the baseline:
Design top_cmd_uart, start of the top module:
module top_cmd_uart #(
    parameter integer CLOCK_FREQ = 100_000_000,
    parameter integer BAUD_RATE  = 115200
)(
    input  logic       clk,
    input  logic       reset,
    input  logic       RxD,
    output logic       TxD,
    output logic [7:0] led
);
Settings: LEC_CHECK=0, ABC_AREA=1, CAP_MARGIN=15, CORE_MARGIN=2, CORE_UTILIZATION=36, CTS_CLUSTER_SIZE=83, GPL_TIMING_DRIVEN=0, PLACE_DENSITY=0.83, SETUP_SLACK_MARGIN=0.48, SLEW_MARGIN=20; clock period 5.87 ns.
run.sh (not shown) runs the stock make flow with config.mk's settings and CLKGATE_MAP_FILE=.
What the candidate does differently from the baseline at the input level:
# the baseline
export LEC_CHECK = 0
export ABC_AREA = 1
export CAP_MARGIN = 15
export CORE_MARGIN = 2
export CORE_UTILIZATION = 36
export CTS_CLUSTER_SIZE = 83
export GPL_TIMING_DRIVEN = 0
export PLACE_DENSITY = 0.83
export SETUP_SLACK_MARGIN = 0.48
export SLEW_MARGIN = 20
create_clock -name core_clock -period 5.87 [get_ports {clk}]
# the candidate
export LEC_CHECK = 0
export ABC_AREA = 1
export CAP_MARGIN = 20
export CORE_MARGIN = 2
export CORE_UTILIZATION = 72
export CTS_CLUSTER_DIAMETER = 375
export SLEW_MARGIN = 20
create_clock -name core_clock -period 2.25 [get_ports {clk}]
--- outcome ---
The baseline completed end to end with timing, DRC and antenna clean. The candidate finished every stage; the final checks, however, were not passed, the failures being setup timing. [diff] detailed-route wire length, the candidate relative to the baseline: improvement. The H-tree depth of the candidate falls short of that of the baseline by 1. Against the baseline, the candidate reports a met2 capacity usage during global routing that is higher. Going from the baseline to the candidate, the die boundary width was found to have gone down by about 30%.

========
Setup of v9:
top_cmd_uart again, from the RTL that the note above started with.
clock: 4.55 ns
lec_check: 0
abc_area: 1
cap_margin: 5
cell_pad_in_sites_detail_placement: 1
cell_pad_in_sites_global_placement: 1
core_aspect_ratio: 0.65
core_margin: 9
core_utilization: 33
cts_cluster_size: 22
gpl_routability_driven: 1
gpl_timing_driven: 0
max_routing_layer: met4
min_routing_layer: met2
place_density_lb_addon: 0.15
setup_slack_margin: 1.01
slew_margin: 25
tns_end_percent: 5
v9: no failed stages, no open violations at the end
Input changes introduced in v44 (baseline for comparison: v9):
Settings: removing CORE_ASPECT_RATIO (formerly 0.65); removing TNS_END_PERCENT (formerly 5); removing GPL_ROUTABILITY_DRIVEN (formerly 1); removing GPL_TIMING_DRIVEN (formerly 0); removing SETUP_SLACK_MARGIN (formerly 1.01); changing CORE_MARGIN from 9 to 2; removing MAX_ROUTING_LAYER (formerly met4); removing PLACE_DENSITY_LB_ADDON (formerly 0.15); changing SLEW_MARGIN from 25 to 20; changing CAP_MARGIN from 5 to 20; removing ABC_AREA (formerly 1); removing CTS_CLUSTER_SIZE (formerly 22); removing MIN_ROUTING_LAYER (formerly met2); removing CELL_PAD_IN_SITES_DETAIL_PLACEMENT (formerly 1); changing CORE_UTILIZATION from 33 to 72; removing CELL_PAD_IN_SITES_GLOBAL_PLACEMENT (formerly 1); changing the clock period (ns, I/O delays scaled along) from 4.55 to 2.56.
[summary]
v44: all stages done; final checks FAILED (negative setup slack). Against v9, v44 reports a multi-input gate area in the final layout that is higher. Going from v9 to v44, area fraction in and, or, nand and nor cells after synthesis decreased by 6.4 points relative to the old numbers; worst reg2reg path depth now larger; wire length now sits lower. What v9 reported for maximum frequency has to be multiplied by 1.09 to get the figure for v44. Of the two values seen for capture point of the critical path, u_parser.n_value[6] was produced by v9 and u_parser.n_value[7] by v44. Layout overhead on the synthesized area up 3.7 points in v44 wrt v9. Deepest level of the CTS H-tree: higher on v9. v9 → v44: critical path depth went up 1, synthesized area per cell +2.4 um2, combinational logic power went up, worst slack on hold paths saw an increase.
Setup changes, v44 to v33
Settings: PLACE_DENSITY_LB_ADDON newly set to 0.0; the clock period (ns, I/O delays scaled along) changed from 2.56 to 2.25.
## What came out
The flow ended early for v33: it failed with a tool error in global routing (5_1_grt). Placed cell count delta for v33 relative to v44: 5.0% higher. Between v33 and v44, the final HPWL from detailed placement is lower for v44. Minimum setup slack after placement ended up 0.26 ns lower on v33 than on v44. [v33] instance area at placement rose about 4.6% relative to v44. As far as core utilization at floorplan goes, v44 and v33 are indistinguishable; the numbers are identical. v33 ended up with a higher setup fix buffers added after clock tree synthesis than v44 did. Per the comparison of v33 with v44, final weighted congestion in routability-driven placement -0.15; maximum root-to-sink buffer count shows no meaningful change.
> inputs changed (v33 -> v50)
Settings: GPL_TIMING_DRIVEN: unset -> 1; ABC_AREA: unset -> 1; CAP_MARGIN: 20 -> 5; CTS_CLUSTER_DIAMETER: unset -> 143; CELL_PAD_IN_SITES_DETAIL_PLACEMENT: unset -> 0; MAX_ROUTING_LAYER: unset -> met5; GPL_ROUTABILITY_DRIVEN: unset -> 1; SLEW_MARGIN: 20 -> 40; SETUP_SLACK_MARGIN: unset -> -0.11; CTS_CLUSTER_SIZE: unset -> 14; PLACE_DENSITY_LB_ADDON: 0.0 -> 0.15.
==> results <==
- To summarise v50: no stage aborted, but the layout did not pass its checks, failing on negative setup slack.
- Across both runs, placed wire-length estimate was higher for v50 than for v33.
- Summary: with v33 as the reference, core area in v50 moved up by a few percent.
- Against v33, v50 comes in 498 higher on synthesized netlist cell count.
- Area of the synthesized netlist per yosys stat (higher): v50

========
build 2:
Starting RTL as in the previous note.
Settings: LEC_CHECK=0, ABC_AREA=1, CAP_MARGIN=20, CORE_MARGIN=2, CORE_UTILIZATION=71, CTS_CLUSTER_SIZE=97, SETUP_SLACK_MARGIN=0.33, SLEW_MARGIN=20; clock period 2.3 ns.
Build 2 ran in full, but the layout does not pass; the checks complain about negative setup slack.
[inputs] build 36 vs build 2
==> flow/config.mk <==
export PLATFORM = sky130hd
export DESIGN_NAME = top_cmd_uart
export DESIGN_NICKNAME = top_cmd_uart
export VERILOG_FILES = /design/flow/design.v
export SDC_FILE = /design/flow/constraint.sdc
export NUM_CORES = 4
export LEC_CHECK = 0
export CAP_MARGIN = 20
export CORE_MARGIN = 2
export CORE_UTILIZATION = 68
export SLEW_MARGIN = 20
==> flow/constraint.sdc <==
create_clock -name core_clock -period 2.94 [get_ports {clk}]
set_input_delay 0.5880 -clock core_clock [delete_from_list [all_inputs] [get_ports {clk}]]
set_output_delay 0.5880 -clock core_clock [all_outputs]
set_load 0.01 [all_outputs]
==> results <==
Among build 2 and build 36, a clean, completed layout was produced by build 36 alone. Compare build 2 and build 36 | die area lower: build 36. Build 36 ended up with a lower final cell count than build 2 did. Max sum of internal, switching and leakage power across build 2 and build 36: build 2. Sequential share of layout area, build 2 and build 36, lower one = build 2.
The inputs of build 32 differ from those of build 36 as listed below.
-- flow/config.mk --
<<< build 36, line 9
export CORE_MARGIN = 2
export CORE_UTILIZATION = 68
export SLEW_MARGIN = 20
>>> build 32, line 9
export CORE_MARGIN = 2
export CORE_UTILIZATION = 40
export SLEW_MARGIN = 20
==> flow/constraint.sdc <==
create_clock -name core_clock -period 4.05 [get_ports {clk}]
set_input_delay 0.8100 -clock core_clock [delete_from_list [all_inputs] [get_ports {clk}]]
set_output_delay 0.8100 -clock core_clock [all_outputs]
set_load 0.01 [all_outputs]
## What came out
Note that the vertical extent of the die recorded for build 36 amounts to 0.77 times the value seen in build 32. Placeable core region | build 32 above build 36. Build 32 and build 36 ended up with nearly the same total met3 wirelength after detailed routing. For global-route wire length before repair, dividing the value from build 36 by the value from build 32 gives 0.930. Number of signal-net buffers in the layout came out lower on build 32 than on build 36. Clock network power share: build 32 higher than build 36. Summary of build 32 over build 36: utilization lower, initial core utilization lower, sum of internal, switching and leakage power lower, fmax lower. The portion of the layout cell area used by non-clock buffers of build 32 falls short of that of build 36 by 1.3 points.
Setup changes, build 32 to build 73
-- flow/config.mk --
<<< build 32, line 9
export CORE_MARGIN = 2
export CORE_UTILIZATION = 40
export SLEW_MARGIN = 20
>>> build 73, line 9
export CORE_MARGIN = 2
export CORE_UTILIZATION = 71
export SETUP_SLACK_MARGIN = 0.33
export SLEW_MARGIN = 20
==> flow/constraint.sdc <==
create_clock -name core_clock -period 3.01 [get_ports {clk}]
set_input_delay 0.6020 -clock core_clock [delete_from_list [all_inputs] [get_ports {clk}]]
set_output_delay 0.6020 -clock core_clock [all_outputs]
set_load 0.01 [all_outputs]
==> comparison <==
Build 73: total wirelength of the detailed-routed design about 1.9% above build 32
Taking build 32 as the reference, in build 73 power density over the cells saw an increase; cell count saw a decrease; total of clock buffers placed in the layout saw an increase; number of gates resized after cts saw an increase.
What build 62 does differently from build 73 at the input level:
-- flow/config.mk --
<<< build 73, line 7
export LEC_CHECK = 0
export CAP_MARGIN = 20
>>> build 62, line 7
export LEC_CHECK = 0
export ABC_AREA = 1
export CAP_MARGIN = 20
<<< build 73, line 10
export CORE_UTILIZATION = 71
export SETUP_SLACK_MARGIN = 0.33
export SLEW_MARGIN = 20
>>> build 62, line 11
export CORE_UTILIZATION = 71
export SETUP_SLACK_MARGIN = -0.19
export SLEW_MARGIN = 20
==> flow/constraint.sdc <==
create_clock -name core_clock -period 2.25 [get_ports {clk}]
set_input_delay 0.4500 -clock core_clock [delete_from_list [all_inputs] [get_ports {clk}]]
set_output_delay 0.4500 -clock core_clock [all_outputs]
set_load 0.01 [all_outputs]
==> results <==
Of build 62 and build 73, only build 62 fails to finish with a clean layout. Build 62 had finished all stages when the layout checks came back failing, citing negative setup slack. | least setup slack across all paths after layout | build 62 vs build 73 | worse |. Compared with build 73, in build 62 final routed wire length divided by cell count now smaller, via count normalized by instance count now smaller. Changes observed in build 62 relative to build 73: design area saw an increase; wire length saw an increase; xor/xnor share of the synthesized area saw a decrease. Relative to build 73, the first-pass GRT wire length of build 62 is higher by 5800 um. Build 62 ended with less hold slack than build 73. | shortest clock period the worst path allows after layout | build 62 vs build 73 | 69 ps lower |. Of build 62 and build 73, build 62 shows the higher number of cells on the critical path, with build 73 below it.

========
## run A
Starting RTL as in the previous note.
==> flow/design.v (excerpt) <==
module top_cmd_uart #(
    parameter integer CLOCK_FREQ = 100_000_000,
    parameter integer BAUD_RATE  = 115200
)(
    input  logic       clk,
    input  logic       reset,
    input  logic       RxD,
    output logic       TxD,
    output logic [7:0] led
);
make LEC_CHECK=0 ABC_AREA=1 CAP_MARGIN=30 CELL_PAD_IN_SITES_DETAIL_PLACEMENT=1 CELL_PAD_IN_SITES_GLOBAL_PLACEMENT=3 CORE_ASPECT_RATIO=0.65 CORE_MARGIN=9 CORE_UTILIZATION=72 CTS_CLUSTER_DIAMETER=341 CTS_CLUSTER_SIZE=22 GPL_ROUTABILITY_DRIVEN=0 GPL_TIMING_DRIVEN=1 MAX_ROUTING_LAYER=met4 MIN_ROUTING_LAYER=met2 PLACE_DENSITY_LB_ADDON=0.15 SETUP_SLACK_MARGIN=1.01 SLEW_MARGIN=25 TNS_END_PERCENT=10 finish   # period 6.53 ns
The log for run A ends in 3_1_place_gp_skip_io with error FLW-0024, so the run never completed.
diff inputs: run A => run B
# run A
export LEC_CHECK = 0
export ABC_AREA = 1
export CAP_MARGIN = 30
export CELL_PAD_IN_SITES_DETAIL_PLACEMENT = 1
export CELL_PAD_IN_SITES_GLOBAL_PLACEMENT = 3
export CORE_ASPECT_RATIO = 0.65
export CORE_MARGIN = 9
export CORE_UTILIZATION = 72
export CTS_CLUSTER_DIAMETER = 341
export CTS_CLUSTER_SIZE = 22
export GPL_ROUTABILITY_DRIVEN = 0
export GPL_TIMING_DRIVEN = 1
export MAX_ROUTING_LAYER = met4
export MIN_ROUTING_LAYER = met2
export PLACE_DENSITY_LB_ADDON = 0.15
export SETUP_SLACK_MARGIN = 1.01
export SLEW_MARGIN = 25
export TNS_END_PERCENT = 10
create_clock -name core_clock -period 6.53 [get_ports {clk}]
# run B
export LEC_CHECK = 0
export ABC_AREA = 1
export CAP_MARGIN = 20
export CORE_MARGIN = 2
export CORE_UTILIZATION = 72
export CTS_CLUSTER_SIZE = 14
export SLEW_MARGIN = 20
create_clock -name core_clock -period 2.25 [get_ports {clk}]
Findings:
- Finished, but not clean: run B, with setup timing.
- From run A to run B, AND-OR/OR-AND share of the synthesized area did not move at all.
- As far as fraction of synthesized area in multiplexers goes, run B and run A are indistinguishable; the numbers are identical.
- Between run A and run B, the area figure in the yosys stat output does not differ in any meaningful way.
- On mean cell area of the mapped netlist, run B and run A are basically level.
- Comparing run B against run A, there is no change at all in post-synthesis cell count.
- Note that the number of standard-cell rows in the floorplan recorded for run A amounts to 0.79 times the value seen in run B.
- The run showing the greater width of the die is run A.
- Per the comparison of run B with run A, total die size -4600 sq um; floorplan core area +1.7%.
### run B -> run C
# run B
export LEC_CHECK = 0
export ABC_AREA = 1
export CAP_MARGIN = 20
export CORE_MARGIN = 2
export CORE_UTILIZATION = 72
export CTS_CLUSTER_SIZE = 14
export SLEW_MARGIN = 20
create_clock -name core_clock -period 2.25 [get_ports {clk}]
# run C
export LEC_CHECK = 0
export ABC_AREA = 1
export CAP_MARGIN = 5
export CELL_PAD_IN_SITES_DETAIL_PLACEMENT = 0
export CORE_MARGIN = 2
export CORE_UTILIZATION = 72
export CTS_CLUSTER_DIAMETER = 400
export GPL_ROUTABILITY_DRIVEN = 1
export GPL_TIMING_DRIVEN = 1
export MAX_ROUTING_LAYER = met5
export PLACE_DENSITY = 0.41
export SETUP_SLACK_MARGIN = -0.21
export SLEW_MARGIN = 30
create_clock -name core_clock -period 2.25 [get_ports {clk}]
[summary]
- Buffers plus inverters on the worst setup path: run C higher than run B
- The flow for run C finished, though final verification flagged setup timing.
- Detailed route, run C vs run B: via total higher for run C
- Relative to run B, the power measured on run C has decreased slightly.
- From run C to run B, number of synthesized register bits did not move at all.
- The final critical-path required period on run C is in line with that on run B.
- Of run B and run C, the lower clock skew belongs to run C.
- [run C] relative area change from synthesis to final layout fell 0.59 points relative to run B
- Run C gives more met2 track demand over resource in global routing than run B did.
- Of run C and run B, it is run C that has the lower share of total power in the clock network.

========
Starting RTL as in the previous note.
clock: 2.32 ns
lec_check: 0
cap_margin: 20
core_margin: 2
core_utilization: 72
place_density_lb_addon: 0.0
setup_slack_margin: 0.68
slew_margin: 20
The baseline ended with an error in global routing.
Edit:
--- a/flow/config.mk
+++ b/flow/config.mk
@@ -10,3 +10 @@
-export CORE_UTILIZATION = 72
-export PLACE_DENSITY_LB_ADDON = 0.0
-export SETUP_SLACK_MARGIN = 0.68
+export CORE_UTILIZATION = 58
==> flow/constraint.sdc (replaced) <==
create_clock -name core_clock -period 5.67 [get_ports {clk}]
set_input_delay 1.1340 -clock core_clock [delete_from_list [all_inputs] [get_ports {clk}]]
set_output_delay 1.1340 -clock core_clock [all_outputs]
set_load 0.01 [all_outputs]
With this change the flow completed without violations; synthesized cell count stays the same; area after synthesis does not change; die size went up by 23%.
Edit:
--- a/flow/config.mk
+++ b/flow/config.mk
@@ -10 +10 @@
-export CORE_UTILIZATION = 58
+export CORE_UTILIZATION = 27
==> flow/constraint.sdc (replaced) <==
create_clock -name core_clock -period 12.9 [get_ports {clk}]
set_input_delay 2.5800 -clock core_clock [delete_from_list [all_inputs] [get_ports {clk}]]
set_output_delay 2.5800 -clock core_clock [all_outputs]
set_load 0.01 [all_outputs]
Outcome: Synthesized area does not change. Sequential power is lower by about 56%. Routed wire length climbs by about 2%. Count of clock-buffer cells in the layout is lower by 4. Worst setup slack improves by 5.8 ns. First-iteration DRC count falls by about 27%.
Edit:
--- a/flow/config.mk
+++ b/flow/config.mk
@@ -10 +10 @@
-export CORE_UTILIZATION = 27
+export CORE_UTILIZATION = 67
==> flow/constraint.sdc (replaced) <==
create_clock -name core_clock -period 4.05 [get_ports {clk}]
set_input_delay 0.8100 -clock core_clock [delete_from_list [all_inputs] [get_ports {clk}]]
set_output_delay 0.8100 -clock core_clock [all_outputs]
set_load 0.01 [all_outputs]
Outcome:
- cell area drops by about 3.4%
- setup slack degrades by 7.2 ns
- routed wire length drops by 1.4%
- sequential share of layout area climbs by 1.7 points
- die area drops by 59%
- area after synthesis does not change
- clock power climbs to 3.0 times its value
Power is estimated from default activity; no workload was simulated.
